[flow/run.sh]
#!/bin/bash
# the make line also repeats each setting of config.mk as NAME=value (left out here)
make -C /OpenROAD-flow-scripts/flow DESIGN_CONFIG=/design/flow/config.mk WORK_HOME=/design/flow/orfs CLKGATE_MAP_FILE= finish
[flow/config.mk]
export PLATFORM = sky130hd
export DESIGN_NAME = inexact_filter
export DESIGN_NICKNAME = inexact_filter
export VERILOG_FILES = /design/flow/design.v
export SDC_FILE = /design/flow/constraint.sdc
export NUM_CORES = 4
export LEC_CHECK = 0
export CAP_MARGIN = 20
export CORE_MARGIN = 2
export CORE_UTILIZATION = 15
export SLEW_MARGIN = 20
[flow/constraint.sdc]
create_clock -name core_clock -period 17.2 [get_ports {clk}]
set_input_delay 3.4400 -clock core_clock [delete_from_list [all_inputs] [get_ports {clk}]]
set_output_delay 3.4400 -clock core_clock [all_outputs]
set_load 0.01 [all_outputs]
[flow/design.v]
`timescale 1ns / 1ps
module EC(
input H0,L0,EC_prev,H1,  
output EC_out,EC_next 
    );
wire w;  
assign w = ~(H0 | L0);
assign EC_next = (w & EC_prev);
assign EC_out = (EC_next & H1);
endmodule
`timescale 1ns / 1ps
module TBC(
input X0,X1,Y0,Y1,  
output H,L  
    );
assign H = ((X0) & (!Y1)) | (X1 & (!Y1)) | (X1 & (!Y0));
assign L = (!X1) & Y1;
endmodule
`timescale 1ns / 1ps
module mux8bit(
input sel,
input [7:0]I1,I0,
output [7:0]Y
    );
assign Y = sel ? I1 : I0;
endmodule
`timescale 1ns / 1ps
module TDS(
input [7:0]P0,P1,P2,
output [7:0]Min,Med,Max
    );
wire [20:0]w;
wire [5:0]EC_next;
wire [8:0]EC_out;
wire [2:0]mux_sel;
wire [7:0]Temp_max,Temp_min_1,Temp_min_2;
TBC TBC_1_MSB_67(.X0(P0[6]),.X1(P0[7]),.Y0(P1[6]),.Y1(P1[7]),.H(w[0]),.L(w[1]));
TBC TBC_1_BITS45(.X0(P0[4]),.X1(P0[5]),.Y0(P1[4]),.Y1(P1[5]),.H(w[2]),.L(w[3]));
TBC TBC_1_BITS23(.X0(P0[2]),.X1(P0[3]),.Y0(P1[2]),.Y1(P1[3]),.H(w[4]),.L(w[5]));
TBC TBC_1_LSB_01(.X0(P0[0]),.X1(P0[1]),.Y0(P1[0]),.Y1(P1[1]),.H(w[6]),.L());
EC EC_1_MSB_45(.H0(w[0]),.L0(w[1]),.EC_prev(1'b1),.H1(w[2]),.EC_next(EC_next[0]),.EC_out(EC_out[0]));
EC EC_1_BITS23(.H0(w[2]),.L0(w[3]),.EC_prev(EC_next[0]),.H1(w[4]),.EC_next(EC_next[1]),.EC_out(EC_out[1]));
EC EC_1_LSB_01(.H0(w[4]),.L0(w[5]),.EC_prev(EC_next[1]),.H1(w[6]),.EC_next(),.EC_out(EC_out[2]));
assign mux_sel[0] = EC_out[0] | EC_out[1] | EC_out[2] | w[0];  
mux8bit m_1_min(.sel(mux_sel[0]),.I1(P1),.I0(P0),.Y(Temp_min_1));
mux8bit m_1_max(.sel(mux_sel[0]),.I1(P0),.I0(P1),.Y(Temp_max));
TBC TBC_2_MSB_67(.X0(Temp_max[6]),.X1(Temp_max[7]),.Y0(P2[6]),.Y1(P2[7]),.H(w[7]),.L(w[8]));
TBC TBC_2_BITS45(.X0(Temp_max[4]),.X1(Temp_max[5]),.Y0(P2[4]),.Y1(P2[5]),.H(w[9]),.L(w[10]));
TBC TBC_2_BITS23(.X0(Temp_max[2]),.X1(Temp_max[3]),.Y0(P2[2]),.Y1(P2[3]),.H(w[11]),.L(w[12]));
TBC TBC_2_LSB_01(.X0(Temp_max[0]),.X1(Temp_max[1]),.Y0(P2[0]),.Y1(P2[1]),.H(w[13]),.L());
EC EC_2_MSB_45(.H0(w[7]),.L0(w[8]),.EC_prev(1'b1),.H1(w[9]),.EC_next(EC_next[2]),.EC_out(EC_out[3]));
EC EC_2_BITS23(.H0(w[9]),.L0(w[10]),.EC_prev(EC_next[2]),.H1(w[11]),.EC_next(EC_next[3]),.EC_out(EC_out[4]));
EC EC_2_LSB_01(.H0(w[11]),.L0(w[12]),.EC_prev(EC_next[3]),.H1(w[13]),.EC_next(),.EC_out(EC_out[5]));
assign mux_sel[1] = EC_out[3] | EC_out[4] | EC_out[5] | w[7];
mux8bit m_2_min(.sel(mux_sel[1]),.I1(P2),.I0(Temp_max),.Y(Temp_min_2));
mux8bit m_2_max(.sel(mux_sel[1]),.I1(Temp_max),.I0(P2),.Y(Max));  
TBC TBC_3_MSB_67(.X0(Temp_min_1[6]),.X1(Temp_min_1[7]),.Y0(Temp_min_2[6]),.Y1(Temp_min_2[7]),.H(w[14]),.L(w[15]));
TBC TBC_3_BITS45(.X0(Temp_min_1[4]),.X1(Temp_min_1[5]),.Y0(Temp_min_2[4]),.Y1(Temp_min_2[5]),.H(w[16]),.L(w[17]));
TBC TBC_3_BITS23(.X0(Temp_min_1[2]),.X1(Temp_min_1[3]),.Y0(Temp_min_2[2]),.Y1(Temp_min_2[3]),.H(w[18]),.L(w[19]));
TBC TBC_3_LSB_01(.X0(Temp_min_1[0]),.X1(Temp_min_1[1]),.Y0(Temp_min_2[0]),.Y1(Temp_min_2[1]),.H(w[20]),.L());
EC EC_3_MSB_45(.H0(w[14]),.L0(w[15]),.EC_prev(1'b1),.H1(w[16]),.EC_next(EC_next[4]),.EC_out(EC_out[6]));
EC EC_3_BITS23(.H0(w[16]),.L0(w[17]),.EC_prev(EC_next[4]),.H1(w[18]),.EC_next(EC_next[5]),.EC_out(EC_out[7]));
EC EC_3_LSB_01(.H0(w[18]),.L0(w[19]),.EC_prev(EC_next[5]),.H1(w[20]),.EC_next(),.EC_out(EC_out[8]));
assign mux_sel[2] = EC_out[6] | EC_out[7] | EC_out[8] | w[14];
mux8bit m_3_min(.sel(mux_sel[2]),.I1(Temp_min_2),.I0(Temp_min_1),.Y(Min));  
mux8bit m_3_max(.sel(mux_sel[2]),.I1(Temp_min_1),.I0(Temp_min_2),.Y(Med));  
endmodule
`timescale 1ns / 1ps
module inexact_filter
# (parameter COUNT= 256) 
(input [7:0] Pixel_in,
input  clk,
output [7:0] Median
);
    reg [7:0]  line_buff1 [COUNT-1:0];
    reg [7:0]  line_buff2 [COUNT-1:0];
    reg [7:0]  R1_Max,R1_Med,R1_Min,R2_Max,R2_Med,R2_Min,Buffer_reg;
    wire [7:0] Min,Max,Med,Last_Max,Last_Med,Last_Min;
    integer i;
    always @(posedge clk)begin
    Buffer_reg <= Pixel_in;
    end
    always @ (posedge clk)
    begin
    line_buff2[COUNT-1] <= Buffer_reg;
    line_buff1[COUNT-1] <= line_buff2[0];
    for ( i=0 ; i<COUNT-1; i=i+1 )
        line_buff2[i] <= line_buff2[i+1];
    for ( i=0 ; i<COUNT-1; i=i+1 )
         line_buff1[i] <= line_buff1[i+1];
    end 
    TDS tds1_1(.P0(line_buff1[0]),.P1(line_buff2[0]),.P2(Buffer_reg),.Min(Min),.Max(Max),.Med(Med));
    always @(posedge clk) begin
    R1_Max <= Max;
    R1_Med <= Med;
    R1_Min <= Min;
    end
    always @(posedge clk) begin
    R2_Max <= R1_Max;
    R2_Med <= R1_Med;
    R2_Min <= R1_Min;
    end
    TDS tds2_1(.P0(Max),.P1(R1_Max),.P2(R2_Max),.Min(Last_Min),.Max(),.Med());
    TDS tds2_2(.P0(Med),.P1(R1_Med),.P2(R2_Med),.Min(),.Max(),.Med(Last_Med));
    TDS tds2_3(.P0(Min),.P1(R1_Min),.P2(R2_Min),.Min(),.Max(Last_Max),.Med());
    TDS tds_f(.P0(Last_Min),.P1(Last_Med),.P2(Last_Max),.Min(),.Max(),.Med(Median));
    endmodule
==> ci_impl_report.md, run 1 <==
## Synthesis and layout report

| Metric | Value |
|---|---|
| Count of antenna-violating nets left after detailed routing | 0 |
| Fin Clk Skew | 0.0907 ns |
| Launch point of the worst reg-to-reg path | line_buff1[0][5] |
| HPWL after detailed placement | 52500 µm |
| Die height | 773 µm |
| Layer carrying the most global-route usage | met1 |
| Fraction of power consumed by sequential logic | 0.525 |
| Number of setup violations in the final report | 0 |
| Wire length of the first global-routing pass | approximately 180000 µm |
| TritonCTS clock tree | built |
| Multiplexer share | 0.00775 |
| Post-Syn Area | ~90000 µm² |
| Slowest cell on crit path | a211oi_4 |
| Die Size | 597000 µm² |
| Number of instances on the worst hold path | 0 |
| Total gr overflow | 0 |
| Number of cells on the critical path | 27 |
| P&R area growth vs syn | 25.9% |
| Setup TNS | 0 ns |
| Achievable frequency | 65.3 MHz |
| Number of antenna violations at the first check in global routing | 8 |
| Most repeated library cell on the critical path | mux2i_1 |
| EDFF count, synth | 0 |
| Sequential logic power | slightly below 0.01 W |
| Launching instance or port of the critical path | line_buff1[0][5] |
| Simple share | 0.0185 |
| XOR Share, Synth | 0.000198 |
| Post-layout net count | 5362 |
| Share of Yosys cell area claimed by the top area cell type | 0.938 |
| Total net switching power | 0.00356 W |
| R2r endpoint | R1_Med[4] |
| Design internal power | 0.0149 W |
| Filler cells | 62600 |
| Core region area | ~590000 µm² |
| Clock power frac | 0.464 |
| Count of unique library cells instantiated by Yosys | 103 |
| Final max-slew violation count | 0 |
| Average cell area after synthesis | between 15 and 20 µm² |
| Category of the worst setup path capture point | output port |
| Largest incremental delay on the critical path | between 0.7 and 0.8 ns |
| Number of global-route vias before repair | approximately 34000 |
| R2R cell count | 11 |
| Skew-Pair Late Insertion Delay | 0.89 ns |
| Synth cell count leaders | 4152 x dfxtp_1, 87 x nand2_1, 81 x nor2_1 |
| Hold_buf cts | 0 |
| Ys Warns | 5 |
| Combinational-cell power consumption | roughly 0.0002 W |
| Global routing usage on met1 | 0.0492 |
| Vias after detailed routing | 34200 |
| CTS Root Buffer Type | clkbuf_16 |
| Wirelength, routed | 105000 µm |
| I/O pin count | 17 |
| Init Core Util | 0.150 |
| Cell Pwr Density | 166 nW/µm² |
| Hold Path Sink | line_buff2[29][0] |
| Total GRT Usage | 0.0345 |
| Most common cell in the netlist | dfxtp_1 |
| Iteration-0 DRC Markers | around 2200 |
| Type of the most critical hold path | reg2reg |
| Final Hold Viols | 0 |
| Quantity of I/O buffers inserted on ports | 16 |
| Library cell with the largest summed area after synthesis | dfxtp_1 |
| Capture point of the worst path | Median[6] |
| Largest fanout on the critical path | 26 |
| Row count | approximately 280 |
| Synth Area in Adders | 0.000113 |
| Kind of cell adding the most delay to the critical path | AND-OR/OR-AND gates |
| Buffer-and-inverter tally for the worst setup path | 2 |
| Cells after synthesis | 5008 |
| Met3 usage in global routing | 0.0110 |
| Detailed-route DRC error count | 0 |
| Post-DR wirelength/cell | 7.81 µm |
| Clock group | 0.00857 W |
| Total tool warning count | 27 |
| Clock Tree Buf Depth | 4 |
| Result of the run | timing/DRC/antenna clean |
| Pin count of the biggest net entering global routing | 33 |
| Leakage power summed over all cells | around 42 nW |
| Post-CTS setup repair buffer count | 0 |
| Area share of and-or/or-and cells after synthesis | 0.0302 |
| Synthesized Nets | between 5000 and 6000 |
| Worst max-slew margin expressed relative to the limit | 0.289 |
| Drt pass-1 iters | 7 |
| Register-to-register setup slack | about 12 ns |
| Data arrival at the endpoint of the critical path | 11.87 ns |
| Vias per Instance | 2.54 |
| Peak ir drop on the vdd network | 0.0837 mV |
| # clock sinks | 4152 |
| Critical Path Start Type | flip-flop |
| Required time of the worst setup path | ~14 ns |
| Proportion of synthesized chip area in sequential cells | 0.938 |
| H-Tree Depth | 5 |
| Dominant combinational family | AND-OR/OR-AND gates |
| Number of maximum-capacitance violations | 0 |
| Kind of critical path | reg2out |
| # resized after CTS | 0 |
| Last weighted congestion value of the routability-driven placer | 0.766 |
| Setup repair after global routing missed its margin | no |
| Clock slew at reported path FFs | about 0.070 ns |
| # placed instances | 12800 |
| YS chip area | 88600 µm² |
| Area of placed instances | 98300 µm² |
| Post-synthesis async set-or-reset flop share | 0 |
| Dominant synthesized flop cell | dfxtp_1 |
| End-of-flow core utilization | 0.189 |
| Top pwr grp | sequential cells |
| Share of the cycle needed by the critical path after routing | 0.890 |
| Number of cells in the finished layout apart from fillers | between 10000 and 15000 |
| Switching fraction of total power | 0.193 |
| Total cells reported by yosys after synthesis | 5008 |
| Final design instance area without fill | 112000 µm² |
| Horizontal die dimension | approximately 770 µm |
| Leading post-synthesis cells by cell area | dfxtp_1 94%, mux2i_1 0.45%, nand2_1 0.37% |
| Worst hold path startpoint | line_buff2[30][0] |
| Combinational fraction of design power | 0.011 |
| TritonCTS Buffers | ~380 |
| Slew @ Worst Pin | 1.06 ns |
| Flops after synth | 4152 |
| Time the worst path needs with I/O delays and setup | about 15 ns |
| Global routing met2 resource utilization | 0.0453 |
## cell type report
class / instances / area (µm²) / area share
inverter: 46 / 173 / 0.00155
timing repair buffer: 19 / 183 / 0.00164
tap: 7810 / 9770 / 0.0876
antenna: 2 / 5.00 / 0.0000449
multi-input combinational: 757 / 5030 / 0.0451
clock inverter: 169 / 2270 / 0.0204
sequential: 4152 / 83100 / 0.745
clock buffer: 517 / 10900 / 0.0982
## metrics by stage
stage                     setup WS [ns]  power (W)  hold WS, ns
after floorplan                    6.59     0.0100        0.310
after global placement             3.11     0.0101        0.310
after detailed placement           2.86     0.0101        0.312
after CTS                          1.82     0.0188        0.234
after global routing               1.18     0.0192        0.230
final                              1.89     0.0185        0.238
## per-layer routing
| metal | vias to the layer above | wire, µm | share of wire |
|---|---|---|---|
| met2 | 887 | 38900 | 0.37 |
| met5 | - | 0 | 0 |
| li1 | 16900 | - | - |
| met3 | 401 | 6970 | 0.066 |
| met4 | 0 | 4980 | 0.047 |
| met1 | 16000 | 54500 | 0.52 |
==> run 2, diff against run 1 <==
Settings changed: CORE_UTILIZATION 15 to 70.
Clock period 17.2 ns to 8.92 ns, I/O delays scaled along.
==> ci_impl_report.md, run 2 <==
### Yosys + OpenROAD results

| Metric | Value |
|---|---|
| Result of the run | did not finish |
| YS chip area | 88600 µm² |
| Leading post-synthesis cells by cell area | dfxtp_1 94%, mux2i_1 0.45%, nand2_1 0.37% |
| EDFF count, synth | 0 |
| Share of Yosys cell area claimed by the top area cell type | 0.938 |
| Row count | 130 |
| Error message | [ERROR DPL-0033] detailed placement checks failed during check placement. |
| Init Core Util | 0.706 |
| Horizontal die dimension | 360 µm |
| Most common cell in the netlist | dfxtp_1 |
| Post-Syn Area | 88600 µm² |
| Ys Warns | 5 |
| Count of unique library cells instantiated by Yosys | a little over 100 |
| Core region area | 126000 µm² |
| # placed instances | 6874 |
| Die height | 360 µm |
| Library cell with the largest summed area after synthesis | dfxtp_1 |
| I/O pin count | 17 |
| Synth Area in Adders | 0.000113 |
| Die Size | between 100000 and 150000 µm² |
| Last weighted congestion value of the routability-driven placer | 0.860 |
| Dominant synthesized flop cell | dfxtp_1 |
| Average cell area after synthesis | about 18 µm² |
| Quantity of I/O buffers inserted on ports | 16 |
| XOR Share, Synth | 0.000198 |
| Flops after synth | 4152 |
| Simple share | 0.0185 |
| Post-synthesis async set-or-reset flop share | 0 |
| Multiplexer share | 0.00775 |
| Synthesized Nets | 5017 |
| Total cells reported by yosys after synthesis | roughly 5000 |
| Terminating stage of the flow | clock tree synthesis (4_1_cts) |
| Synth cell count leaders | 4152 x dfxtp_1, 87 x nand2_1, 81 x nor2_1 |
| Area share of and-or/or-and cells after synthesis | 0.0302 |
| Dominant combinational family | AND-OR/OR-AND gates |
| HPWL after detailed placement | approximately 65000 µm |
| Proportion of synthesized chip area in sequential cells | 0.938 |
| Cells after synthesis | roughly 5000 |
-- run 2: per-stage QoR --
stage	area, µm²	util	setup TNS, ns	setup slack [ns]
after floorplan	88600	-	0	0.0260
after global placement	92500	0.737	-4.10	-0.655
after detailed placement	92500	0.737	-4.32	-0.696
==> run 3, diff against run 2 <==
Settings changed: ABC_AREA set to 1, CORE_UTILIZATION 70 to 72, CTS_CLUSTER_SIZE set to 13, SETUP_SLACK_MARGIN set to 0.87, SLEW_MARGIN 20 to 5.
Clock period 8.92 ns to 6.27 ns, I/O delays scaled along.
==> ci_impl_report.md, run 3 <==
### Yosys + OpenROAD results

| Metric | Value |
|---|---|
| Simple share | 0.0272 |
| Cells after synthesis | between 4000 and 5000 |
| XOR Share, Synth | 0 |
| Die height | 352 µm |
| Share of Yosys cell area claimed by the top area cell type | 0.954 |
| Dominant synthesized flop cell | dfxtp_1 |
| Die Size | 124000 µm² |
| Dominant combinational family | simple AND/OR/NAND/NOR gates |
| Terminating stage of the flow | clock tree synthesis (4_1_cts) |
| Init Core Util | 0.727 |
| Error message | [ERROR DPL-0033] detailed placement checks failed during check placement. |
| Horizontal die dimension | ~350 µm |
| YS chip area | 87200 µm² |
| Leading post-synthesis cells by cell area | dfxtp_1 95%, nand2_1 1.3%, inv_1 0.58% |
| Area share of and-or/or-and cells after synthesis | 0.0107 |
| Synth cell count leaders | 4152 x dfxtp_1, 301 x nand2_1, 135 x inv_1 |
| Most common cell in the netlist | dfxtp_1 |
| Result of the run | did not finish |
| Post-synthesis async set-or-reset flop share | 0 |
| HPWL after detailed placement | just over 60000 µm |
| EDFF count, synth | 0 |
| Synth Area in Adders | 0 |
| Proportion of synthesized chip area in sequential cells | 0.954 |
| Synthesized Nets | 4976 |
| Post-Syn Area | 87200 µm² |
| Flops after synth | between 4000 and 5000 |
| Row count | 127 |
| Total cells reported by yosys after synthesis | 4967 |
| Core region area | approximately 120000 µm² |
| Last weighted congestion value of the routability-driven placer | 0.853 |
| Count of unique library cells instantiated by Yosys | 40 |
| Setup Slack @ Placement | -1.99 ns |
| Multiplexer share | 0 |
| Ys Warns | 5 |
| Library cell with the largest summed area after synthesis | dfxtp_1 |
| Average cell area after synthesis | approximately 18 µm² |
| I/O pin count | 17 |
| Quantity of I/O buffers inserted on ports | 16 |
==> run 3: per-stage QoR <==
stage	hold WS (ns)	power (W)	instances	TNS [ns]	cell area, µm²
detailed placement	0.312	0.0278	6856	-15.62	91400
global placement	0.309	0.0278	6856	-13.75	91400
floorplan	0.310	0.0274	4967	-5.71	87200
==> run 4, diff against run 3 <==
Settings changed: ABC_AREA 1 to not set, CORE_UTILIZATION 72 to 65, CTS_CLUSTER_DIAMETER set to 379, CTS_CLUSTER_SIZE 13 to 25, SETUP_SLACK_MARGIN 0.87 to 1.55, SLEW_MARGIN 5 to 20.
Clock period 6.27 ns to 5.95 ns, I/O delays scaled along.
==> ci_impl_report.md, run 4 <==
## Synthesis and layout report

| Metric | Value |
|---|---|
| Number of global-route vias before repair | 34900 |
| Time the worst path needs with I/O delays and setup | ~9.4 ns |
| Fraction of power consumed by sequential logic | 0.658 |
| Number of maximum-capacitance violations | 0 |
| Multiplexer share | 0.00775 |
| Number of antenna violations at the first check in global routing | 2 |
| # placed instances | 7128 |
| Design internal power | about 0.034 W |
| YS chip area | 88600 µm² |
| Area of placed instances | 93700 µm² |
| Row count | 135 |
| Share of the cycle needed by the critical path after routing | 1.57 |
| Pin count of the biggest net entering global routing | 26 |
| Post-Syn Area | about 89000 µm² |
| R2r endpoint | R1_Med[4] |
| Peak ir drop on the vdd network | 0.312 mV |
| Fin Clk Skew | 0.0455 ns |
| Average cell area after synthesis | 17.7 µm² |
| Number of cells on the critical path | 34 |
| Horizontal die dimension | 373 µm |
| Largest incremental delay on the critical path | approximately 0.4 ns |
| Leading post-synthesis cells by cell area | dfxtp_1 94%, mux2i_1 0.45%, nand2_1 0.37% |
| Die Size | between 100000 and 150000 µm² |
| Data arrival at the endpoint of the critical path | 8.17 ns |
| H-Tree Depth | 4 |
| Drt pass-1 iters | 6 |
| Failing Checks | negative setup slack |
| Most repeated library cell on the critical path | buf_6 |
| Count of unique library cells instantiated by Yosys | 103 |
| XOR Share, Synth | 0.000198 |
| Setup TNS | -25.30 ns |
| Filler cells | roughly 8000 |
| Sequential logic power | 0.0280 W |
| Required time of the worst setup path | 4.76 ns |
| Buffer-and-inverter tally for the worst setup path | 11 |
| Type of the most critical hold path | reg2reg |
| Wire length of the first global-routing pass | 193000 µm |
| Top pwr grp | sequential cells |
| Area share of and-or/or-and cells after synthesis | 0.0302 |
| CTS Root Buffer Type | clkbuf_16 |
| Register-to-register setup slack | 2.30 ns |
| P&R area growth vs syn | 12.4% |
| Init Core Util | 0.655 |
| Skew-Pair Late Insertion Delay | just over 0.8 ns |
| Post-layout net count | around 5600 |
| # clock sinks | 4152 |
| Vias per Instance | 4.52 |
| Count of antenna-violating nets left after detailed routing | 0 |
| Post-DR wirelength/cell | 16.1 µm |
| Final Hold Viols | 0 |
| Post-synthesis async set-or-reset flop share | 0 |
| Die height | 373 µm |
| Critical Path Start Type | flip-flop |
| Largest fanout on the critical path | 9 |
| Clock group | between 0.01 and 0.015 W |
| Seq. cell area | approximately 83000 µm² |
| Synth cell count leaders | 4152 x dfxtp_1, 87 x nand2_1, 81 x nor2_1 |
| Combinational fraction of design power | 0.023 |
| Flops after synth | 4152 |
| EDFF count, synth | 0 |
| Share of Yosys cell area claimed by the top area cell type | 0.938 |
| Synth Area in Adders | 0.000113 |
| Detailed-route DRC error count | 0 |
| Synthesized Nets | between 5000 and 6000 |
| Proportion of synthesized chip area in sequential cells | 0.938 |
| Leakage power summed over all cells | about 40 nW |
| Last weighted congestion value of the routability-driven placer | 0.828 |
| Worst hold path startpoint | line_buff1[39][0] |
| Slowest cell on crit path | or3_4 |
| Final max-slew violation count | 0 |
| Simple share | 0.0185 |
| Clock power frac | 0.318 |
| Diode insertion count for antenna repair | 0 |
| MI comb area | 5660 µm² |
| Capture point of the worst path | Median[6] |
| Achievable frequency | 107 MHz |
| Total cells reported by yosys after synthesis | 5008 |
| Number of cells in the finished layout apart from fillers | about 7400 |
| Setup repair after global routing missed its margin | yes |
| Combinational-cell power consumption | 0.000987 W |
| Number of instances on the worst hold path | 0 |
| Total net switching power | ~0.0084 W |
| Worst max-slew margin expressed relative to the limit | 0.558 |
| Cells after synthesis | between 5000 and 6000 |
| Library cell with the largest summed area after synthesis | dfxtp_1 |
| Most common cell in the netlist | dfxtp_1 |
| Launch point of the worst reg-to-reg path | line_buff1[0][5] |
| Ys Warns | 5 |
| I/O pin count | 17 |
| Final worst setup slack | -3.41 ns |
| Hold_buf cts | 0 |
| Wirelength, routed | 119000 µm |
| Design Power | about 0.043 W |
| Hold Path Sink | line_buff1[38][0] |
| Slew @ Worst Pin | 0.656 ns |
| TritonCTS clock tree | built |
| Kind of critical path | reg2out |
| HPWL after detailed placement | 60000 µm |
| Total tool warning count | 33 |
| R2R cell count | 17 |
| Core region area | 135000 µm² |
| Dominant synthesized flop cell | dfxtp_1 |
| Total gr overflow | 0 |
| Kind of cell adding the most delay to the critical path | AND-OR/OR-AND gates |
| Cell Pwr Density | 427 nW/µm² |
| Vias after detailed routing | around 33000 |
| Launching instance or port of the critical path | line_buff1[0][3] |
| Clock Tree Buf Depth | 3 |
| Dominant combinational family | AND-OR/OR-AND gates |
| Category of the worst setup path capture point | output port |
| TritonCTS Buffers | 184 |
| Clock slew at reported path FFs | around 0.09 ns |
| Post-Route Hold Slack | 0.287 ns |
| Total GRT Usage | 0.174 |
| Quantity of I/O buffers inserted on ports | 16 |
| Final design instance area without fill | about 100000 µm² |
| Result of the run | failed layout checks |
| Iteration-0 DRC Markers | 1822 |
| Number of setup violations in the final report | 8 |
| Switching fraction of total power | 0.197 |
-- run 4: layer usage --
layer  wire, µm  up-vias  GRT usage
li1           -    17000          -
met1      61200    15700      0.261
met2      51000      408      0.261
met3       3600      208     0.0296
met4       3010        0     0.0579
met5          0        -          0
-- run 4: stage by stage --
step,util,worst slack (ns)
6_report,0.736,-3.41
5_1_grt,0.736,-3.78
4_1_cts,0.733,-3.53
3_5_place_dp,0.692,-3.34
3_3_place_gp,0.692,-3.28
2_1_floorplan,-,-2.19
-- run 4: repair_timing --
| action | in CTS | in global routing |
|---|---|---|
| setup endpoints to repair | 8 | 8 |
| pin swaps | 42 | 33 |
| setup buffers | 32 | 12 |
| resized | 117 | 63 |
| gates cloned | 1 | 0 |
-- run 4: area by class of cell --
cell class,instances,area share
Inverter,46,0.00173
Timing Repair Buffer,436,0.0345
Tap cell,1781,0.0224
Multi-Input combinational cell,758,0.0568
Clock inverter,13,0.00295
Sequential cell,4152,0.835
Clock buffer,187,0.0470
==> run 5, diff against run 4 <==
Settings changed: ABC_AREA set to 1, CORE_UTILIZATION 65 to 72, CTS_CLUSTER_DIAMETER 379 to 192, CTS_CLUSTER_SIZE 25 to 10, SETUP_SLACK_MARGIN 1.55 to 0.86, SLEW_MARGIN 20 to 40.
Clock period 5.95 ns to 6.01 ns, I/O delays scaled along.
==> ci_impl_report.md, run 5 <==
### Yosys + OpenROAD results

| Metric | Value |
|---|---|
| Ys Warns | 5 |
| YS chip area | 87200 µm² |
| Area of placed instances | 91400 µm² |
| Area share of and-or/or-and cells after synthesis | 0.0107 |
| XOR Share, Synth | 0 |
| Dominant synthesized flop cell | dfxtp_1 |
| Die height | 352 µm |
| Die Size | between 100000 and 150000 µm² |
| Count of unique library cells instantiated by Yosys | 40 |
| Post-synthesis async set-or-reset flop share | 0 |
| Result of the run | did not finish |
| HPWL after detailed placement | 60900 µm |
| Synth cell count leaders | 4152 x dfxtp_1, 301 x nand2_1, 135 x inv_1 |
| Post-Syn Area | 87200 µm² |
| Flops after synth | about 4200 |
| Synth Area in Adders | 0 |
| Cells after synthesis | 4967 |
| Leading post-synthesis cells by cell area | dfxtp_1 95%, nand2_1 1.3%, inv_1 0.58% |
| Last weighted congestion value of the routability-driven placer | 0.806 |
| Core region area | 120000 µm² |
| Simple share | 0.0272 |
| Synthesized Nets | 4976 |
| Horizontal die dimension | 352 µm |
| Multiplexer share | 0 |
| Proportion of synthesized chip area in sequential cells | 0.954 |
| Quantity of I/O buffers inserted on ports | 16 |
| Error message | [ERROR DPL-0033] detailed placement checks failed during check placement. |
| Most common cell in the netlist | dfxtp_1 |
| Total cells reported by yosys after synthesis | slightly below 5000 |
| Average cell area after synthesis | 17.5 µm² |
| Row count | 127 |
| I/O pin count | 17 |
| EDFF count, synth | 0 |
| # placed instances | 6851 |
| Terminating stage of the flow | clock tree synthesis (4_1_cts) |
| Init Core Util | 0.727 |
| Dominant combinational family | simple AND/OR/NAND/NOR gates |
| Share of Yosys cell area claimed by the top area cell type | 0.954 |
| Library cell with the largest summed area after synthesis | dfxtp_1 |
run 5: stage by stage:
step	hold WS, ns	worst slack (ns)
2_1_floorplan	0.310	-0.967
3_3_place_gp	0.310	-1.93
3_5_place_dp	0.312	-2.21
==> run 6, diff against run 5 <==
Settings changed: CTS_CLUSTER_DIAMETER 192 to 280, SETUP_SLACK_MARGIN 0.86 to 0.84, SLEW_MARGIN 40 to 20.
Clock period 6.01 ns to 5.95 ns, I/O delays scaled along.
==> ci_impl_report.md, run 6 <==
### Yosys + OpenROAD results

| Metric | Value |
|---|---|
| Init Core Util | 0.727 |
| Dominant combinational family | simple AND/OR/NAND/NOR gates |
| Count of unique library cells instantiated by Yosys | 40 |
| Post-Syn Area | 87200 µm² |
| Area share of and-or/or-and cells after synthesis | 0.0107 |
| EDFF count, synth | 0 |
| Row count | 127 |
| Terminating stage of the flow | clock tree synthesis (4_1_cts) |
| Most common cell in the netlist | dfxtp_1 |
| Synth Area in Adders | 0 |
| Core region area | 120000 µm² |
| Library cell with the largest summed area after synthesis | dfxtp_1 |
| Ys Warns | 5 |
| Average cell area after synthesis | between 15 and 20 µm² |
| Dominant synthesized flop cell | dfxtp_1 |
| Total cells reported by yosys after synthesis | 4967 |
| YS chip area | about 87000 µm² |
| Die Size | 124000 µm² |
| Quantity of I/O buffers inserted on ports | 16 |
| Die height | 352 µm |
| Post-synthesis async set-or-reset flop share | 0 |
| Leading post-synthesis cells by cell area | dfxtp_1 95%, nand2_1 1.3%, inv_1 0.58% |
| I/O pin count | 17 |
| Share of Yosys cell area claimed by the top area cell type | 0.954 |
| Area of placed instances | 91300 µm² |
| Multiplexer share | 0 |
| Synth cell count leaders | 4152 x dfxtp_1, 301 x nand2_1, 135 x inv_1 |
| Flops after synth | about 4200 |
| Error message | [ERROR DPL-0033] detailed placement checks failed during check placement. |
| HPWL after detailed placement | 60400 µm |
| Simple share | 0.0272 |
| Synthesized Nets | 4976 |
| XOR Share, Synth | 0 |
| Horizontal die dimension | 352 µm |
| Result of the run | did not finish |
| Cells after synthesis | 4967 |
| Proportion of synthesized chip area in sequential cells | 0.954 |
| Last weighted congestion value of the routability-driven placer | 0.804 |
==> run 6: through the flow <==
| stage | TNS [ns] | hold WS [ns] | cells | worst slack, ns |
|---|---|---|---|---|
| 2_1_floorplan | -7.75 | 0.310 | 4967 | -1.01 |
| 3_3_place_gp | -15.35 | 0.309 | 6846 | -1.96 |
| 3_5_place_dp | -17.18 | 0.312 | 6846 | -2.19 |
==> run 7, diff against run 6 <==
Settings changed: ABC_AREA 1 to not set, CELL_PAD_IN_SITES_GLOBAL_PLACEMENT set to 2, CORE_UTILIZATION 72 to 62, CTS_CLUSTER_DIAMETER 280 to not set, CTS_CLUSTER_SIZE 10 to not set, MIN_ROUTING_LAYER set to met2, PLACE_DENSITY_LB_ADDON set to 0.02, SETUP_SLACK_MARGIN 0.84 to -1.1, TNS_END_PERCENT set to 45.
Clock period 5.95 ns to 13.2 ns, I/O delays scaled along.
==> ci_impl_report.md, run 7 <==
## Synthesis and layout report

| Metric | Value |
|---|---|
| Result of the run | failed layout checks |
| Failing Checks | design-rule violations, negative setup slack |
| Core region area | 142000 µm² |
| Data arrival at the endpoint of the critical path | 10.92 ns |
| Clock Tree Buf Depth | 4 |
| # clock sinks | 4152 |
| Vias after detailed routing | 47400 |
| Most repeated library cell on the critical path | buf_4 |
| Dominant combinational family | AND-OR/OR-AND gates |
| Horizontal die dimension | 382 µm |
| Total net switching power | 0.00472 W |
| Post-synthesis async set-or-reset flop share | 0 |
| Achievable frequency | 73.7 MHz |
| Sequential logic power | approximately 0.013 W |
| TritonCTS Buffers | 362 |
| Cell Pwr Density | 228 nW/µm² |
| Average cell area after synthesis | 17.7 µm² |
| Area of placed instances | 91000 µm² |
| Switching fraction of total power | 0.201 |
| HPWL after detailed placement | 58800 µm |
| Worst hold path startpoint | line_buff2[219][1] |
| Kind of cell adding the most delay to the critical path | AND-OR/OR-AND gates |
| Total gr overflow | 0 |
| Detailed-route DRC error count | 2 |
| Design internal power | 0.0187 W |
| Register-to-register setup slack | 8.63 ns |
| Wire length of the first global-routing pass | 230000 µm |
| Drt pass-1 iters | 50 |
| Init Core Util | 0.625 |
| EDFF count, synth | 0 |
| Number of setup violations in the final report | 6 |
| Slowest cell on crit path | dfxtp_1 |
| Worst max-slew margin expressed relative to the limit | 0.345 |
| Number of maximum-capacitance violations | 0 |
| Type of the most critical hold path | reg2reg |
| R2R cell count | 10 |
| Final Hold Viols | 0 |
| Total GRT Usage | 0.301 |
| Synth Area in Adders | 0.000113 |
| Largest fanout on the critical path | 21 |
| Slew @ Worst Pin | a little under 1 ns |
| Cells after synthesis | 5008 |
| Fin Clk Skew | 0.0880 ns |
| Proportion of synthesized chip area in sequential cells | 0.938 |
| Synth cell count leaders | 4152 x dfxtp_1, 87 x nand2_1, 81 x nor2_1 |
| Library cell with the largest summed area after synthesis | dfxtp_1 |
| # placed instances | between 6000 and 7000 |
| Number of global-route vias before repair | just under 60000 |
| Number of instances on the worst hold path | 0 |
| Combinational fraction of design power | 0.012 |
| Dominant synthesized flop cell | dfxtp_1 |
| Row count | 138 |
| Clock slew at reported path FFs | about 0.070 ns |
| Category of the worst setup path capture point | output port |
| Final worst setup slack | -0.365 ns |
| Launch point of the worst reg-to-reg path | line_buff2[0][5] |
| I/O pin count | 17 |
| Kind of critical path | reg2out |
| Vias per Instance | 6.31 |
| XOR Share, Synth | 0.000198 |
| Post-DR wirelength/cell | 19.4 µm |
| YS chip area | a little under 90000 µm² |
| Quantity of I/O buffers inserted on ports | 16 |
| Largest incremental delay on the critical path | 0.73 ns |
| Die height | 382 µm |
| Hold_buf cts | 0 |
| Combinational-cell power consumption | between 0.0002 and 0.0003 W |
| R2r endpoint | R1_Med[6] |
| Die Size | 146000 µm² |
| Final design instance area without fill | 103000 µm² |
| Number of antenna violations at the first check in global routing | 0 |
| Critical Path Start Type | flip-flop |
| Area share of and-or/or-and cells after synthesis | 0.0302 |
| Clock power frac | 0.450 |
| CTS Root Buffer Type | clkbuf_16 |
| Simple share | 0.0185 |
| Hold Path Sink | line_buff2[218][1] |
| Capture point of the worst path | Median[6] |
| # resized after CTS | 0 |
| Top pwr grp | sequential cells |
| Fraction of power consumed by sequential logic | 0.538 |
| Count of unique library cells instantiated by Yosys | roughly 100 |
| Multiplexer share | 0.00775 |
| Required time of the worst setup path | 10.56 ns |
| Share of Yosys cell area claimed by the top area cell type | 0.938 |
| Final max-slew violation count | 0 |
| Number of cells on the critical path | 28 |
| Total tool warning count | 28 |
| Filler cells | 7677 |
| Post-layout net count | 5370 |
| Leakage power summed over all cells | around 42 nW |
| Share of the cycle needed by the critical path after routing | 1.03 |
| Buffer-and-inverter tally for the worst setup path | 3 |
| Iteration-0 DRC Markers | 4804 |
| Setup Slack @ Placement | 0.968 ns |
| Total cells reported by yosys after synthesis | 5008 |
| Number of cells in the finished layout apart from fillers | 7512 |
| Design Power | 0.0235 W |
| Most common cell in the netlist | dfxtp_1 |
| Post-Syn Area | 88600 µm² |
| Last weighted congestion value of the routability-driven placer | 0.860 |
| Synthesized Nets | 5017 |
| Flops after synth | 4152 |
| Wirelength, routed | 146000 µm |
| Skew-Pair Late Insertion Delay | 0.93 ns |
| Launching instance or port of the critical path | line_buff2[0][5] |
| TritonCTS clock tree | built |
| Peak ir drop on the vdd network | 0.183 mV |
| Time the worst path needs with I/O delays and setup | 13.56 ns |
| Leading post-synthesis cells by cell area | dfxtp_1 94%, mux2i_1 0.45%, nand2_1 0.37% |
| Post-CTS setup repair buffer count | 0 |
| Ys Warns | 5 |
| Count of antenna-violating nets left after detailed routing | 0 |
| H-Tree Depth | 5 |
| P&R area growth vs syn | 16.1% |
| Clock group | 0.0105 W |
| Pin count of the biggest net entering global routing | 29 |
## run 7: layer usage
metal  up-vias  track usage  wire (µm)
met5         -       0.0251        356
met4        14       0.0677       6200
met3       711        0.387      57300
met2     13100        0.371      82200
met1     16800            -          0
li1      16800            -          -
## run 7: cell type report
class / instances / area [µm²] / area share
Antenna cell: 7 / 17.5 / 0.000170
Clock buffer: 503 / 10500 / 0.102
Clock inverter: 115 / 1310 / 0.0127
Inverter: 46 / 173 / 0.00168
Multi-Input combinational cell: 757 / 5030 / 0.0490
Sequential cell: 4152 / 83100 / 0.808
Tap cell: 1890 / 2360 / 0.0230
Timing Repair Buffer: 42 / 355 / 0.00346
## run 7: stage by stage
stage	hold slack [ns]	util	TNS [ns]
after CTS	0.236	0.725	-0.0153
after floorplan	0.310	-	0
after detailed placement	0.312	0.642	0
after global routing	0.253	0.725	-5.72
after global placement	0.310	0.642	0
final	0.237	0.725	-1.55
==> run 8, diff against run 7 <==
Settings changed: CELL_PAD_IN_SITES_GLOBAL_PLACEMENT 2 to not set, CORE_UTILIZATION 62 to 70, CTS_CLUSTER_SIZE set to 34, HOLD_SLACK_MARGIN set to 0.3, MIN_ROUTING_LAYER met2 to not set, PLACE_DENSITY_LB_ADDON 0.02 to not set, SETUP_SLACK_MARGIN -1.1 to 2.51, TNS_END_PERCENT 45 to not set.
Clock period 13.2 ns to 9.03 ns, I/O delays scaled along.
==> ci_impl_report.md, run 8 <==
### Yosys + OpenROAD results

| Metric | Value |
|---|---|
| Cells after synthesis | around 5000 |
| Die Size | 129000 µm² |
| Clock Tree Buf Depth | 4 |
| Most common cell in the netlist | dfxtp_1 |
| Terminating stage of the flow | global routing (5_1_grt) |
| Flops after synth | between 4000 and 5000 |
| TritonCTS Buffers | 353 |
| Dominant synthesized flop cell | dfxtp_1 |
| Ys Warns | 5 |
| Horizontal die dimension | around 360 µm |
| Post-synthesis async set-or-reset flop share | 0 |
| Result of the run | did not finish |
| Average cell area after synthesis | 17.7 µm² |
| Synth cell count leaders | 4152 x dfxtp_1, 87 x nand2_1, 81 x nor2_1 |
| Dominant combinational family | AND-OR/OR-AND gates |
| Die height | 360 µm |
| Library cell with the largest summed area after synthesis | dfxtp_1 |
| Area of placed instances | about 93000 µm² |
| EDFF count, synth | 0 |
| Leading post-synthesis cells by cell area | dfxtp_1 94%, mux2i_1 0.45%, nand2_1 0.37% |
| Share of Yosys cell area claimed by the top area cell type | 0.938 |
| H-Tree Depth | 5 |
| Synth Area in Adders | 0.000113 |
| Init Core Util | 0.706 |
| Quantity of I/O buffers inserted on ports | 16 |
| XOR Share, Synth | 0.000198 |
| Simple share | 0.0185 |
| YS chip area | 88600 µm² |
| Post-Syn Area | a little under 90000 µm² |
| Core region area | between 100000 and 150000 µm² |
| HPWL after detailed placement | 68500 µm |
| I/O pin count | 17 |
| Proportion of synthesized chip area in sequential cells | 0.938 |
| # clock sinks | 4152 |
| Area share of and-or/or-and cells after synthesis | 0.0302 |
| Synthesized Nets | 5017 |
| Count of unique library cells instantiated by Yosys | around 100 |
| CTS Root Buffer Type | clkbuf_16 |
| Row count | 130 |
| Total cells reported by yosys after synthesis | 5008 |
| Last weighted congestion value of the routability-driven placer | 0.870 |
| Multiplexer share | 0.00775 |
run 8: stage by stage:
step / instances / setup slack [ns] / total power (W) / hold WS [ns]
after floorplan: 5008 / 0.277 / 0.0191 / 0.310
after global placement: 6891 / -0.715 / 0.0194 / 0.310
after detailed placement: 6891 / -0.723 / 0.0194 / 0.312
after CTS: 7594 / -1.44 / 0.0356 / 0.300
run 8: timing repair:
item	CTS
setup buffers	56
pin swaps	46
gates resized	185
hold buffers	31
cloned	3
setup endpoints to repair	8
endpoints found under the hold margin	31
==> run 9, diff against run 8 <==
Settings changed: CTS_CLUSTER_SIZE 34 to 57, HOLD_SLACK_MARGIN 0.3 to not set, SETUP_SLACK_MARGIN 2.51 to -0.87.
Clock period 9.03 ns to 8.83 ns, I/O delays scaled along.
==> ci_impl_report.md, run 9 <==
### Yosys + OpenROAD results

| Metric | Value |
|---|---|
| Result of the run | did not finish |
| Terminating stage of the flow | clock tree synthesis (4_1_cts) |
| Error message | [ERROR DPL-0033] detailed placement checks failed during check placement. |
| Most common cell in the netlist | dfxtp_1 |
| Synth cell count leaders | 4152 x dfxtp_1, 87 x nand2_1, 81 x nor2_1 |
| Init Core Util | 0.706 |
| Average cell area after synthesis | 17.7 µm² |
| Count of unique library cells instantiated by Yosys | 103 |
| Die Size | roughly 130000 µm² |
| Cells after synthesis | 5008 |
| Share of Yosys cell area claimed by the top area cell type | 0.938 |
| Flops after synth | 4152 |
| XOR Share, Synth | 0.000198 |
| Synthesized Nets | 5017 |
| Total cells reported by yosys after synthesis | between 5000 and 6000 |
| Post-synthesis async set-or-reset flop share | 0 |
| I/O pin count | 17 |
| Simple share | 0.0185 |
| HPWL after detailed placement | 70600 µm |
| Post-Syn Area | 88600 µm² |
| Leading post-synthesis cells by cell area | dfxtp_1 94%, mux2i_1 0.45%, nand2_1 0.37% |
| Last weighted congestion value of the routability-driven placer | slightly below 0.9 |
| Row count | 130 |
| Area share of and-or/or-and cells after synthesis | 0.0302 |
| Synth Area in Adders | 0.000113 |
| Dominant combinational family | AND-OR/OR-AND gates |
| YS chip area | about 89000 µm² |
| Dominant synthesized flop cell | dfxtp_1 |
| Proportion of synthesized chip area in sequential cells | 0.938 |
| EDFF count, synth | 0 |
| Library cell with the largest summed area after synthesis | dfxtp_1 |
| Die height | approximately 360 µm |
| Core region area | 126000 µm² |
| Ys Warns | 5 |
| Multiplexer share | 0.00775 |
| Horizontal die dimension | 360 µm |
| Quantity of I/O buffers inserted on ports | 16 |
## run 9: through the flow
| stage | TNS [ns] | cell area [µm²] | worst slack (ns) | std cells | utilization |
|---|---|---|---|---|---|
| global placement | -6.30 | 92800 | -0.999 | 6916 | 0.739 |
| floorplan | -0.314 | 88600 | -0.109 | 5008 | - |
| detailed placement | -6.75 | 92800 | -1.10 | 6916 | 0.739 |
==> run 10, diff against run 9 <==
Settings changed: CELL_PAD_IN_SITES_DETAIL_PLACEMENT set to 0, CORE_ASPECT_RATIO set to 0.84, CORE_UTILIZATION 70 to 48, CTS_CLUSTER_SIZE 57 to not set, HOLD_SLACK_MARGIN set to -0.05, MIN_ROUTING_LAYER set to met1, PLACE_DENSITY_LB_ADDON set to 0.19, SETUP_SLACK_MARGIN -0.87 to -0.08, TNS_END_PERCENT set to 45.
Clock period 8.83 ns to 8.97 ns, I/O delays scaled along.
==> ci_impl_report.md, run 10 <==
## Synthesis and layout report

| Metric | Value |
|---|---|
| # clock sinks | 4152 |
| Peak ir drop on the vdd network | 0.193 mV |
| Multiplexer share | 0.00775 |
| Number of cells in the finished layout apart from fillers | 8381 |
| Post-DR wirelength/cell | 13.8 µm |
| Data arrival at the endpoint of the critical path | 8.50 ns |
| # placed instances | 7697 |
| Number of antenna violations at the first check in global routing | 4 |
| R2r endpoint | R1_Med[4] |
| Ys Warns | 5 |
| Row count | between 100 and 150 |
| Number of maximum-capacitance violations | 0 |
| Wirelength, routed | 115000 µm |
| Category of the worst setup path capture point | output port |
| Cells after synthesis | ~5000 |
| Vias per Instance | 4.14 |
| Skew-Pair Late Insertion Delay | approximately 0.9 ns |
| Area share of and-or/or-and cells after synthesis | 0.0302 |
| Most common cell in the netlist | dfxtp_1 |
| Quantity of I/O buffers inserted on ports | 16 |
| Fin Clk Skew | 0.0688 ns |
| Leakage power summed over all cells | around 43 nW |
| Required time of the worst setup path | 7.18 ns |
| Wire length of the first global-routing pass | 189000 µm |
| Die Size | 188000 µm² |
| P&R area growth vs syn | 20.7% |
| Drt pass-1 iters | 7 |
| Synth Area in Adders | 0.000113 |
| Largest incremental delay on the critical path | between 0.4 and 0.5 ns |
| Detailed-route DRC error count | 0 |
| EDFF count, synth | 0 |
| Total net switching power | 0.00658 W |
| Final max-slew violation count | 0 |
| Cell Pwr Density | 323 nW/µm² |
| Kind of cell adding the most delay to the critical path | AND-OR/OR-AND gates |
| Post-Route Hold Slack | about 0.26 ns |
| Buffer-and-inverter tally for the worst setup path | 11 |
| Sequential logic power | 0.0186 W |
| Achievable frequency | approximately 97 MHz |
| Design internal power | 0.0280 W |
| Simple share | 0.0185 |
| Share of the cycle needed by the critical path after routing | 1.15 |
| TritonCTS clock tree | built |
| YS chip area | 88600 µm² |
| Failing Checks | negative setup slack |
| Count of antenna-violating nets left after detailed routing | 0 |
| Init Core Util | 0.483 |
| Setup TNS | -9.23 ns |
| Dominant combinational family | AND-OR/OR-AND gates |
| Top pwr grp | sequential cells |
| CTS Root Buffer Type | clkbuf_16 |
| Total tool warning count | 29 |
| Last weighted congestion value of the routability-driven placer | just over 0.8 |
| Vias after detailed routing | around 35000 |
| Total cells reported by yosys after synthesis | 5008 |
| Worst max-slew margin expressed relative to the limit | 0.510 |
| R2R cell count | 18 |
| Slowest cell on crit path | or4_4 |
| Clock power frac | 0.443 |
| Result of the run | failed layout checks |
| Horizontal die dimension | 473 µm |
| Post-layout net count | 5703 |
| Synthesized Nets | 5017 |
| Die height | 398 µm |
| Filler cells | 13900 |
| Setup repair after global routing missed its margin | yes |
| Core region area | 183000 µm² |
| Time the worst path needs with I/O delays and setup | ~10 ns |
| Number of global-route vias before repair | 34600 |
| Post-synthesis async set-or-reset flop share | 0 |
| TritonCTS Buffers | 364 |
| Number of instances on the worst hold path | 0 |
| H-Tree Depth | 5 |
| Switching fraction of total power | 0.190 |
| Dominant synthesized flop cell | dfxtp_1 |
| I/O pin count | 17 |
| Largest fanout on the critical path | 7 |
| Clock Tree Buf Depth | 4 |
| Share of Yosys cell area claimed by the top area cell type | 0.938 |
| Launching instance or port of the critical path | line_buff1[0][5] |
| Combinational-cell power consumption | 0.000646 W |
| Type of the most critical hold path | reg2reg |
| Register-to-register setup slack | 5.31 ns |
| Proportion of synthesized chip area in sequential cells | 0.938 |
| HPWL after detailed placement | 62900 µm |
| Hold Path Sink | line_buff1[10][0] |
| Iteration-0 DRC Markers | between 1500 and 2000 |
| Clock group | 0.0153 W |
| Capture point of the worst path | Median[0] |
| Clock slew at reported path FFs | approximately 0.060 ns |
| Total gr overflow | 0 |
| XOR Share, Synth | 0.000198 |
| Fraction of power consumed by sequential logic | 0.538 |
| Average cell area after synthesis | between 15 and 20 µm² |
| Slew @ Worst Pin | 0.728 ns |
| Library cell with the largest summed area after synthesis | dfxtp_1 |
| Post-Syn Area | 88600 µm² |
| Final worst setup slack | -1.33 ns |
| Critical Path Start Type | flip-flop |
| Synth cell count leaders | 4152 x dfxtp_1, 87 x nand2_1, 81 x nor2_1 |
| Kind of critical path | reg2out |
| Number of setup violations in the final report | 8 |
| Pin count of the biggest net entering global routing | 18 |
| Leading post-synthesis cells by cell area | dfxtp_1 94%, mux2i_1 0.45%, nand2_1 0.37% |
| Most repeated library cell on the critical path | buf_4 |
| Combinational fraction of design power | 0.019 |
| Flops after synth | 4152 |
| Worst hold path startpoint | line_buff1[11][0] |
| Total GRT Usage | 0.126 |
| Count of unique library cells instantiated by Yosys | 103 |
| Launch point of the worst reg-to-reg path | line_buff1[0][5] |
| Number of cells on the critical path | 36 |
| Final Hold Viols | 0 |
| End-of-flow core utilization | 0.583 |
run 10: per-layer routing:
metal / up-vias / wire length [µm] / part of all wire / global-route usage
met3: 309 / 5690 / 0.049 / 0.0333
li1: 17500 / - / - / -
met1: 16300 / 64600 / 0.56 / 0.201
met5: - / 0 / 0 / 0
met2: 594 / 40800 / 0.35 / 0.153
met4: 0 / 4320 / 0.037 / 0.0593
run 10: cell type report:
class                           instances  area, µm²  area share
Antenna cell                            2       5.00   0.0000468
Clock inverter                        131       1580      0.0148
Clock buffer                          511      10500      0.0985
Timing Repair Buffer                  372       2930      0.0274
Sequential cell                      4152      83100       0.778
Inverter                               46        173     0.00162
Tap cell                             2409       3010      0.0282
Multi-Input combinational cell        758       5550      0.0519
run 10: through the flow:
stage | power [W] | area, µm² | setup WS, ns
floorplan | 0.0192 | 88600 | 0.00275
global placement | 0.0196 | 93900 | -0.898
detailed placement | 0.0196 | 93900 | -1.00
CTS | 0.0350 | 107000 | -1.46
global route | 0.0358 | 107000 | -1.72
finish | 0.0345 | 107000 | -1.33
run 10: timing repair:
action / in CTS / in global routing
endpoints found under the setup margin: 8 / 8
resized: 102 / 55
cloned: 1 / 0
hold buffers: 0 / 0
setup buffers: 28 / 15
pin swaps: 26 / 27
==> run 11, diff against run 10 <==
Settings changed: ABC_AREA set to 1, CELL_PAD_IN_SITES_DETAIL_PLACEMENT 0 to not set, CORE_ASPECT_RATIO 0.84 to not set, CORE_UTILIZATION 48 to 58, CTS_CLUSTER_DIAMETER set to 88, GPL_TIMING_DRIVEN set to 1, HOLD_SLACK_MARGIN -0.05 to not set, MIN_ROUTING_LAYER met1 to not set, PLACE_DENSITY_LB_ADDON 0.19 to not set, SETUP_SLACK_MARGIN -0.08 to 0.37, SLEW_MARGIN 20 to 30, TNS_END_PERCENT 45 to not set.
Clock period 8.97 ns to 4.36 ns, I/O delays scaled along.
==> ci_impl_report.md, run 11 <==
## Synthesis and layout report

| Metric | Value |
|---|---|
| Simple share | 0.0272 |
| Share of Yosys cell area claimed by the top area cell type | 0.954 |
| Worst hold path startpoint | line_buff1[237][3] |
| Cell Pwr Density | 669 nW/µm² |
| Average cell area after synthesis | 17.5 µm² |
| Critical Path Start Type | flip-flop |
| Sequential logic power | around 0.038 W |
| P&R area growth vs syn | 21.2% |
| Launch point of the worst reg-to-reg path | line_buff1[0][2] |
| HPWL after detailed placement | 49200 µm |
| YS chip area | roughly 87000 µm² |
| Buffer-and-inverter tally for the worst setup path | 13 |
| Clock power frac | 0.444 |
| Proportion of synthesized chip area in sequential cells | 0.954 |
| Clock Tree Buf Depth | 4 |
| Total gr overflow | 0 |
| Count of unique library cells instantiated by Yosys | 40 |
| Setup Slack @ Placement | -3.55 ns |
| Capture point of the worst path | Median[4] |
| Multiplexer share | 0 |
| Design internal power | around 0.057 W |
| H-Tree Depth | 5 |
| Failing Checks | negative setup slack |
| Number of setup violations in the final report | 8 |
| Vias per Instance | approximately 4.1 |
| Dominant combinational family | simple AND/OR/NAND/NOR gates |
| Cells after synthesis | 4967 |
| Time the worst path needs with I/O delays and setup | 8.29 ns |
| Final Hold Viols | 0 |
| Post-synthesis async set-or-reset flop share | 0 |
| Synthesized Nets | roughly 5000 |
| Most common cell in the netlist | dfxtp_1 |
| Flops after synth | between 4000 and 5000 |
| Total cells reported by yosys after synthesis | 4967 |
| Row count | 142 |
| TritonCTS Buffers | approximately 370 |
| Switching fraction of total power | 0.187 |
| Number of antenna violations at the first check in global routing | 0 |
| Fin Clk Skew | 0.0560 ns |
| Core region area | 150000 µm² |
| Number of instances on the worst hold path | 0 |
| Post-DR wirelength/cell | 12.4 µm |
| Filler cells | just under 10000 |
| EDFF count, synth | 0 |
| Most repeated library cell on the critical path | nand2_2 |
| Result of the run | failed layout checks |
| XOR Share, Synth | 0 |
| TritonCTS clock tree | built |
| Peak ir drop on the vdd network | 0.381 mV |
| Post-Syn Area | 87200 µm² |
| Library cell with the largest summed area after synthesis | dfxtp_1 |
| Largest fanout on the critical path | 8 |
| R2R cell count | 19 |
| Category of the worst setup path capture point | output port |
| # clock sinks | 4152 |
| Total tool warning count | 30 |
| Synth Area in Adders | 0 |
| Vias after detailed routing | 32600 |
| Area share of and-or/or-and cells after synthesis | 0.0107 |
| Init Core Util | 0.583 |
| Detailed-route DRC error count | 0 |
| Post-layout net count | 5706 |
| Number of cells on the critical path | about 59 |
| CTS Root Buffer Type | clkbuf_16 |
| I/O pin count | 17 |
| Horizontal die dimension | 392 µm |
| Last weighted congestion value of the routability-driven placer | approximately 0.76 |
| Leakage power summed over all cells | 43.8 nW |
| Total net switching power | 0.0133 W |
| Final max-slew violation count | 0 |
| Synth cell count leaders | 4152 x dfxtp_1, 301 x nand2_1, 135 x inv_1 |
| R2r endpoint | R1_Min[5] |
| Wirelength, routed | 99000 µm |
| Largest incremental delay on the critical path | about 0.32 ns |
| Drt pass-1 iters | 4 |
| Dominant synthesized flop cell | dfxtp_1 |
| Kind of cell adding the most delay to the critical path | simple AND/OR/NAND/NOR gates |
| Share of the cycle needed by the critical path after routing | 1.90 |
| Worst max-slew margin expressed relative to the limit | 0.627 |
| Die Size | 153000 µm² |
| Register-to-register setup slack | between 1 and 1.5 ns |
| Count of antenna-violating nets left after detailed routing | 0 |
| Final worst setup slack | -3.93 ns |
| Combinational fraction of design power | 0.016 |
| Leading post-synthesis cells by cell area | dfxtp_1 95%, nand2_1 1.3%, inv_1 0.58% |
| Kind of critical path | reg2out |
| Ys Warns | 5 |
| Total GRT Usage | 0.133 |
| Number of maximum-capacitance violations | 0 |
| Combinational-cell power consumption | 0.00112 W |
| Setup repair after global routing missed its margin | yes |
| Data arrival at the endpoint of the critical path | 7.42 ns |
| Type of the most critical hold path | reg2reg |
| Slew @ Worst Pin | 0.554 ns |
| Required time of the worst setup path | 3.49 ns |
| Number of global-route vias before repair | 33100 |
| Hold Path Sink | line_buff1[236][3] |
| Top pwr grp | sequential cells |
| Setup TNS | -30.77 ns |
| Clock slew at reported path FFs | 0.06 ns |
| Quantity of I/O buffers inserted on ports | 16 |
| Achievable frequency | 121 MHz |
| Clock group | 0.0314 W |
| Skew-Pair Late Insertion Delay | approximately 0.87 ns |
| Launching instance or port of the critical path | line_buff1[0][2] |
| Slowest cell on crit path | dfxtp_2 |
| Fraction of power consumed by sequential logic | 0.540 |
| Pin count of the biggest net entering global routing | 17 |
| Wire length of the first global-routing pass | 166000 µm |
| Iteration-0 DRC Markers | 1116 |
| Die height | 392 µm |
[run 11: per-layer routing]
layer | up-vias | share of wire | global-route usage
met3 | 277 | 0.040 | 0.0331
met2 | 453 | 0.38 | 0.177
met5 | - | 0 | 0
li1 | 16900 | - | -
met1 | 15000 | 0.54 | 0.203
met4 | 0 | 0.034 | 0.0605
[run 11: area by class of cell]
cell class	count	area (µm²)	share of cell area
diodes	2	5.00	0.0000474
inverters	158	611	0.00578
clock buffers	521	10600	0.100
well taps	2016	2520	0.0239
clock inverters	114	1460	0.0138
flip-flops and latches	4152	83100	0.787
repair buffers	366	2990	0.0283
multi-input cells	649	4330	0.0410
[run 11: metrics by stage]
stage	utilization	cell area, µm²	cells	power [W]	hold slack [ns]
finish	0.706	106000	7978	0.0707	0.282
CTS	0.703	105000	7969	0.0716	0.281
floorplan	-	87200	4967	0.0395	0.310
global placement	0.616	92200	7295	0.0400	0.309
detailed placement	0.616	92200	7295	0.0400	0.312
global route	0.706	106000	7976	0.0733	0.285
[run 11: timing repair]
item                                    in CTS  in global routing
endpoints found under the setup margin       8                  8
setup buffers                               32                  7
gates cloned                                 7                  0
resized                                    151                 97
pin swaps                                   61                 62
hold buffers                                 0                  0
hold endpoints to repair                     0                  0
==> run 12, diff against run 11 <==
Settings changed: ABC_AREA 1 to not set, CORE_UTILIZATION 58 to 59, CTS_CLUSTER_DIAMETER 88 to not set, GPL_TIMING_DRIVEN 1 to not set, SETUP_SLACK_MARGIN 0.37 to 1.55, SLEW_MARGIN 30 to 20.
Clock period 4.36 ns to 5.95 ns, I/O delays scaled along.
==> ci_impl_report.md, run 12 <==
## Synthesis and layout report

| Metric | Value |
|---|---|
| Quantity of I/O buffers inserted on ports | 16 |
| Number of global-route vias before repair | 36300 |
| Most common cell in the netlist | dfxtp_1 |
| Fin Clk Skew | 0.0713 ns |
| Synth cell count leaders | 4152 x dfxtp_1, 87 x nand2_1, 81 x nor2_1 |
| Flops after synth | 4152 |
| R2R cell count | 15 |
| Setup repair after global routing missed its margin | yes |
| Worst max-slew margin expressed relative to the limit | 0.542 |
| Area of placed instances | 94100 µm² |
| Cells after synthesis | 5008 |
| Fraction of power consumed by sequential logic | 0.541 |
| Time the worst path needs with I/O delays and setup | 9.40 ns |
| Init Core Util | 0.593 |
| Share of Yosys cell area claimed by the top area cell type | 0.938 |
| Total net switching power | 0.00986 W |
| YS chip area | between 80000 and 90000 µm² |
| Kind of critical path | reg2out |
| Drt pass-1 iters | 5 |
| Dominant synthesized flop cell | dfxtp_1 |
| Vias per Instance | 4.34 |
| Number of antenna violations at the first check in global routing | 5 |
| Area share of and-or/or-and cells after synthesis | 0.0302 |
| Hold Path Sink | line_buff2[62][1] |
| Pin count of the biggest net entering global routing | 17 |
| HPWL after detailed placement | ~60000 µm |
| Proportion of synthesized chip area in sequential cells | 0.938 |
| P&R area growth vs syn | 20.6% |
| Post-Route Hold Slack | 0.259 ns |
| Achievable frequency | between 100 and 150 MHz |
| Detailed-route DRC error count | 0 |
| Combinational-cell power consumption | 0.000940 W |
| Skew-Pair Late Insertion Delay | 0.91 ns |
| Final design instance area without fill | 107000 µm² |
| Setup TNS | -26.31 ns |
| H-Tree Depth | 5 |
| TritonCTS clock tree | built |
| Combinational fraction of design power | 0.018 |
| Total gr overflow | 0 |
| Post-DR wirelength/cell | 14.5 µm |
| Design internal power | 0.0419 W |
| Final worst setup slack | -3.45 ns |
| Post-synthesis async set-or-reset flop share | 0 |
| Kind of cell adding the most delay to the critical path | AND-OR/OR-AND gates |
| Largest fanout on the critical path | 8 |
| CTS Root Buffer Type | clkbuf_16 |
| XOR Share, Synth | 0.000198 |
| EDFF count, synth | 0 |
| Peak ir drop on the vdd network | 0.373 mV |
| Data arrival at the endpoint of the critical path | roughly 8.2 ns |
| Slew @ Worst Pin | 0.679 ns |
| R2r endpoint | R1_Med[4] |
| Total cells reported by yosys after synthesis | 5008 |
| Post-Syn Area | 88600 µm² |
| Cell Pwr Density | 484 nW/µm² |
| Capture point of the worst path | Median[4] |
| Worst hold path startpoint | line_buff2[63][1] |
| Number of maximum-capacitance violations | 0 |
| Iteration-0 DRC Markers | 1420 |
| Library cell with the largest summed area after synthesis | dfxtp_1 |
| Required time of the worst setup path | 4.76 ns |
| Dominant combinational family | AND-OR/OR-AND gates |
| Core region area | 149000 µm² |
| Leakage power summed over all cells | between 40 and 50 nW |
| Result of the run | failed layout checks |
| Number of instances on the worst hold path | 0 |
| Clock group | around 0.023 W |
| Average cell area after synthesis | 17.7 µm² |
| I/O pin count | 17 |
| Count of unique library cells instantiated by Yosys | 103 |
| Leading post-synthesis cells by cell area | dfxtp_1 94%, mux2i_1 0.45%, nand2_1 0.37% |
| Final max-slew violation count | 0 |
| # clock sinks | 4152 |
| Largest incremental delay on the critical path | 0.41 ns |
| Clock power frac | 0.441 |
| Final Hold Viols | 0 |
| Total GRT Usage | 0.156 |
| Simple share | 0.0185 |
| Slowest cell on crit path | nor3b_4 |
| Ys Warns | 5 |
| Multiplexer share | 0.00775 |
| Top pwr grp | sequential cells |
| TritonCTS Buffers | 366 |
| Last weighted congestion value of the routability-driven placer | about 0.8 |
| Total tool warning count | 30 |
| Number of setup violations in the final report | 8 |
| Diode insertion count for antenna repair | 0 |
| Synth Area in Adders | 0.000113 |
| Switching fraction of total power | 0.191 |
| Launching instance or port of the critical path | line_buff2[0][4] |
| Number of cells on the critical path | 32 |
| Die height | between 300 and 400 µm |
| Row count | 142 |
| Clock Tree Buf Depth | 4 |
| Wirelength, routed | between 100000 and 150000 µm |
| Type of the most critical hold path | reg2reg |
| Filler cells | 9360 |
| Sequential logic power | 0.0280 W |
| Register-to-register setup slack | 2.42 ns |
| Critical Path Start Type | flip-flop |
| Buffer-and-inverter tally for the worst setup path | 7 |
| Synthesized Nets | 5017 |
| Vias after detailed routing | 35000 |
| Failing Checks | negative setup slack |
| Share of the cycle needed by the critical path after routing | 1.58 |
| Setup Slack @ Placement | -3.47 ns |
| Horizontal die dimension | 391 µm |
| Count of antenna-violating nets left after detailed routing | 0 |
| Launch point of the worst reg-to-reg path | line_buff2[0][4] |
| Wire length of the first global-routing pass | 192000 µm |
| Clock slew at reported path FFs | about 0.060 ns |
| Post-layout net count | 5784 |
| Die Size | 153000 µm² |
| Category of the worst setup path capture point | output port |
run 12: layer usage:
metal | vias up | track usage | wire length (µm)
li1 | 17700 | - | -
met1 | 16400 | 0.230 | 60300
met2 | 589 | 0.221 | 47700
met3 | 273 | 0.0409 | 5410
met4 | 0 | 0.0614 | 3260
met5 | - | 0 | 0
run 12: what timing repair did:
item | 4_1_cts | 5_1_grt
hold buffers | 0 | 0
gates resized | 116 | 43
gates cloned | 1 | 0
pin swaps | 45 | 33
buffers inserted | 29 | 12
endpoints found under the setup margin | 8 | 8
hold endpoints to repair | 0 | 0
run 12: cell type report:
class | instances | area (µm²) | area share
Clock buffer | 530 | 10700 | 0.101
Clock inverter | 105 | 1190 | 0.0111
Inverter | 46 | 173 | 0.00162
Multi-Input combinational cell | 758 | 5560 | 0.0520
Sequential cell | 4152 | 83100 | 0.778
Tap cell | 2016 | 2520 | 0.0236
Timing Repair Buffer | 451 | 3530 | 0.0330
run 12: through the flow:
stage / cells / utilization / total power [W]
floorplan: 5008 / - / 0.0290
global placement: 7381 / 0.629 / 0.0295
detailed placement: 7381 / 0.629 / 0.0295
CTS: 8046 / 0.714 / 0.0524
global route: 8058 / 0.715 / 0.0536
finish: 8058 / 0.715 / 0.0517
Power and IR drop assume default switching activity.
